## cpu
module cpu(clk,reset,s,load,in,out,N,V,Z,w);
  input clk, reset, s, load;
  input [15:0] in;
  output [15:0] out;
  output N, V, Z, w;
  wire [15:0] instruction_out;
  wire loada,loadb,loads,loadc,write,asel,bsel;
  wire [2:0] status;
  wire [1:0] op, ALUop, shift, vsel;
  wire [2:0] opcode, readnum, writenum, nsel;  
  wire [15:0] sximm5, sximm8; 
  wire [15:0] mdata = 16'b0;
  wire [7:0] PC = 8'b0;
  vDFFE #(16) instruct_reg(clk, load , in, instruction_out);  
  instruct_decoder decoder(   .instruction_out(instruction_out),
			        .nsel(nsel),
				.opcode(opcode),
				.op(op),
				.ALUop(ALUop),
				.sximm5(sximm5),
				.sximm8(sximm8),
				.shift(shift),
				.readnum(readnum),
				.writenum(writenum)
  );
  FSM state_machine(    .clk(clk),
			.reset(reset),
			.s(s),
			.w(w),
			.opcode(opcode),
			.op(op),
			.nsel(nsel),
			.loada(loada),
			.loadb(loadb),
			.loadc(loadc),
			.loads(loads),
			.vsel(vsel),
			.write(write),
			.asel(asel),
			.bsel(bsel)
  );
  datapath DP(          .clk(clk),
			.readnum(readnum),
			.writenum(writenum),
			.write(write),
			.vsel(vsel),
			.loada(loada),
			.loadb(loadb),
			.loadc(loadc),
			.loads(loads),
			.shift(shift),
			.ALUop(ALUop),
			.asel(asel),
			.bsel(bsel),
			.mdata(mdata),
			.status(status),
			.C(out),
			.sximm8(sximm8),
			.sximm5(sximm5),
			.PC(PC)
  );	
  assign N = status[0];
  assign V = status[1]; 
  assign Z = status[2];  
endmodule
Size: about 880 cells after synthesis, about 40 I/O pins.
Settings: LEC_CHECK=0, CAP_MARGIN=20, CORE_MARGIN=2, CORE_UTILIZATION=68, CTS_CLUSTER_DIAMETER=234, CTS_CLUSTER_SIZE=15, PLACE_DENSITY=0.35, SETUP_SLACK_MARGIN=0.91, SLEW_MARGIN=20; clock period 3.18 ns.
run.sh (not shown) runs the stock make flow with config.mk's settings and CLKGATE_MAP_FILE=.
The first run died in global routing (5_1_grt).
Rerun with:
CORE_UTILIZATION = 40   (was 68)
CTS_CLUSTER_DIAMETER = 249   (was 234)
CTS_CLUSTER_SIZE = default   (was 15)
MIN_ROUTING_LAYER = met2   (was default)
PLACE_DENSITY = default   (was 0.35)
SETUP_SLACK_MARGIN = default   (was 0.91)
clock period = 7.0 ns   (was 3.18 ns; I/O delays follow)
The changed run completed with no timing, DRC or antenna violations.
Die size rises by 68%.
Area after synthesis does not change.
Synthesized cell count is unchanged.
Rerun with:
CORE_UTILIZATION = 68   (was 40)
CTS_CLUSTER_DIAMETER = default   (was 249)
MIN_ROUTING_LAYER = default   (was met2)
clock period = 3.04 ns   (was 7.0 ns; I/O delays follow)
Result:
- With this change the flow ended with an error in global routing (5_1_grt)
- synthesized area is unchanged
- synthesized cell count does not change
- die size came out lower by 40%
Rerun with:
CORE_UTILIZATION = 51   (was 68)
clock period = 5.41 ns   (was 3.04 ns; I/O delays follow)
Outcome: The changed run passed the timing, design-rule and antenna checks; synthesized area does not change; synthesized cell count is unchanged; die size came out higher by a quarter to a third.

---

Setup of 07-18:
cpu again, from the RTL that the note above started with.
==> flow/design.v (excerpt) <==
module cpu(clk,reset,s,load,in,out,N,V,Z,w);
  input clk, reset, s, load;
  input [15:0] in;
  output [15:0] out;
  output N, V, Z, w;
  wire [15:0] instruction_out;
  wire loada,loadb,loads,loadc,write,asel,bsel;
  wire [2:0] status;
  wire [1:0] op, ALUop, shift, vsel;
  wire [2:0] opcode, readnum, writenum, nsel;  
  wire [15:0] sximm5, sximm8; 
  wire [15:0] mdata = 16'b0;
  wire [7:0] PC = 8'b0;
  vDFFE #(16) instruct_reg(clk, load , in, instruction_out);  
  instruct_decoder decoder(   .instruction_out(instruction_out),
			        .nsel(nsel),
				.opcode(opcode),
				.op(op),
				.ALUop(ALUop),
				.sximm5(sximm5),
				.sximm8(sximm8),
				.shift(shift),
				.readnum(readnum),
				.writenum(writenum)
  );
  FSM state_machine(    .clk(clk),
			.reset(reset),
			.s(s),
			.w(w),
			.opcode(opcode),
			.op(op),
			.nsel(nsel),
			.loada(loada),
			.loadb(loadb),
			.loadc(loadc),
			.loads(loads),
			.vsel(vsel),
			.write(write),
			.asel(asel),
			.bsel(bsel)
  );
  datapath DP(          .clk(clk),
			.readnum(readnum),
			.writenum(writenum),
			.write(write),
			.vsel(vsel),
			.loada(loada),
			.loadb(loadb),
			.loadc(loadc),
			.loads(loads),
			.shift(shift),
			.ALUop(ALUop),
			.asel(asel),
			.bsel(bsel),
			.mdata(mdata),
			.status(status),
			.C(out),
			.sximm8(sximm8),
			.sximm5(sximm5),
			.PC(PC)
  );	
  assign N = status[0];
  assign V = status[1]; 
  assign Z = status[2];  
endmodule
export LEC_CHECK = 0
export ABC_AREA = 1
export CAP_MARGIN = 20
export CORE_MARGIN = 2
export CORE_UTILIZATION = 70
export CTS_CLUSTER_SIZE = 30
export HOLD_SLACK_MARGIN = 0.3
export SLEW_MARGIN = 20
create_clock -name core_clock -period 3.24 [get_ports {clk}]
07-18 -> stages 100% | layout checks FAIL | setup timing
Relative to 07-18, the following input files were edited for 05-26:
Settings: changing CTS_CLUSTER_SIZE from 30 to 31; setting SETUP_SLACK_MARGIN to 0.79 for the first time; setting PLACE_DENSITY_LB_ADDON to 0.0 for the first time; removing HOLD_SLACK_MARGIN (formerly 0.3); changing ABC_AREA from 1 to 0; changing the clock period (ns, I/O delays scaled along) from 3.24 to 3.01.
Notes after the runs:
- 05-26 got as far as clock tree synthesis (4_1_cts), where a tool error ended the run.
- Comparing the two runs side by side, 05-26 comes out behind 07-18 on post-DP HPWL.
- 05-26 vs. 07-18: die extent in y moved down, fraction of the yosys area taken by sequential cells moved up.
- Of 07-18 and 05-26, the higher routability-driven placement congestion ratio belongs to 07-18.
- Between 05-26 and 07-18, it is 05-26 whose synthesized cell area is lower, by 70 µm².
- STATUS chip footprint: 05-26 wins against 07-18

---

Starting RTL as in the previous note.
export LEC_CHECK = 0
export ABC_AREA = 0
export CAP_MARGIN = 30
export CELL_PAD_IN_SITES_DETAIL_PLACEMENT = 0
export CELL_PAD_IN_SITES_GLOBAL_PLACEMENT = 3
export CORE_ASPECT_RATIO = 0.85
export CORE_MARGIN = 8
export CORE_UTILIZATION = 64
export CTS_CLUSTER_DIAMETER = 363
export CTS_CLUSTER_SIZE = 100
export GPL_TIMING_DRIVEN = 0
export MIN_ROUTING_LAYER = met1
export PLACE_DENSITY_LB_ADDON = 0.29
export SLEW_MARGIN = 20
create_clock -name core_clock -period 9.7 [get_ports {clk}]
The starting point died in global placement without I/O with FLW-0024.
Next try:
ABC_AREA = not set   (was 0)
CAP_MARGIN = 20   (was 30)
CELL_PAD_IN_SITES_DETAIL_PLACEMENT = not set   (was 0)
CELL_PAD_IN_SITES_GLOBAL_PLACEMENT = not set   (was 3)
CORE_ASPECT_RATIO = not set   (was 0.85)
CORE_MARGIN = 2   (was 8)
CORE_UTILIZATION = 40   (was 64)
CTS_CLUSTER_DIAMETER = not set   (was 363)
CTS_CLUSTER_SIZE = not set   (was 100)
GPL_TIMING_DRIVEN = not set   (was 0)
MIN_ROUTING_LAYER = not set   (was met1)
PLACE_DENSITY_LB_ADDON = not set   (was 0.29)
clock period = 5.41 ns   (was 9.7 ns; I/O delays follow)
=> This time the run went through all stages and came out clean. Area after synthesis is unchanged. Die size grows by about 32%. Synthesized cell count does not change.

---

cpu again, from the RTL that the note above started with.
==> flow/config.mk <==
export PLATFORM = sky130hd
export DESIGN_NAME = cpu
export DESIGN_NICKNAME = cpu
export VERILOG_FILES = /design/flow/design.v
export SDC_FILE = /design/flow/constraint.sdc
export NUM_CORES = 4
export LEC_CHECK = 0
export ABC_AREA = 0
export CAP_MARGIN = 30
export CELL_PAD_IN_SITES_DETAIL_PLACEMENT = 0
export CELL_PAD_IN_SITES_GLOBAL_PLACEMENT = 0
export CORE_ASPECT_RATIO = 0.85
export CORE_MARGIN = 8
export CORE_UTILIZATION = 46
export CTS_CLUSTER_DIAMETER = 363
export CTS_CLUSTER_SIZE = 26
export GPL_TIMING_DRIVEN = 0
export HOLD_SLACK_MARGIN = 0.13
export MIN_ROUTING_LAYER = met2
export PLACE_DENSITY_LB_ADDON = 0.29
export SETUP_SLACK_MARGIN = 2.74
export SLEW_MARGIN = 20
==> flow/constraint.sdc <==
create_clock -name core_clock -period 9.7 [get_ports {clk}]
set_input_delay 1.9400 -clock core_clock [delete_from_list [all_inputs] [get_ports {clk}]]
set_output_delay 1.9400 -clock core_clock [all_outputs]
set_load 0.01 [all_outputs]
Then changed:
Settings changed: CELL_PAD_IN_SITES_DETAIL_PLACEMENT 0 to default, CELL_PAD_IN_SITES_GLOBAL_PLACEMENT 0 to default, CORE_ASPECT_RATIO 0.85 to 1.14, CORE_MARGIN 8 to 7, CORE_UTILIZATION 46 to 71, CTS_CLUSTER_DIAMETER 363 to 220, CTS_CLUSTER_SIZE 26 to 17, HOLD_SLACK_MARGIN 0.13 to default, MIN_ROUTING_LAYER met2 to default, PLACE_DENSITY from default to 0.56, PLACE_DENSITY_LB_ADDON 0.29 to default, SETUP_SLACK_MARGIN 2.74 to default.
Clock period 9.7 ns to 3.91 ns, I/O delays scaled along.
Effect: The changed run finished but fails on negative setup slack. Cell area increases by a few percent. Sequential share of layout area decreases by 3.4 points. Die size decreases by a quarter to a third. Setup slack degrades by 4800 ps.
Then changed:
Settings changed: CAP_MARGIN 30 to 20, CORE_ASPECT_RATIO 1.14 to default, CORE_MARGIN 7 to 2, CORE_UTILIZATION 71 to 70, CTS_CLUSTER_DIAMETER 220 to default, CTS_CLUSTER_SIZE 17 to 31, GPL_TIMING_DRIVEN 0 to default, PLACE_DENSITY 0.56 to 0.37, SETUP_SLACK_MARGIN from default to -0.3.
Clock period 3.91 ns to 3.69 ns, I/O delays scaled along.
The new run completed, yet does not pass: negative setup slack.
Hold slack gains 24 ps.
Maximum frequency climbs by about 2.3%.
Core utilization climbs by 0.91 points.
Global-route usage climbs by 3.7 points.
Final cell count climbs by about 3.3%.
Then changed:
Settings changed: ABC_AREA 0 to default, CORE_UTILIZATION 70 to 40, CTS_CLUSTER_SIZE 31 to default, PLACE_DENSITY 0.37 to default, SETUP_SLACK_MARGIN -0.3 to default.
Clock period 3.69 ns to 3.83 ns, I/O delays scaled along.
Effect: The new run completed, yet does not pass: negative setup slack. Power shrinks slightly. Cell area climbs by a few percent. Synthesized area is unchanged. Setup slack gains 340 ps. Core utilization drops by 36 points.
Power is estimated from default activity; no workload was simulated.
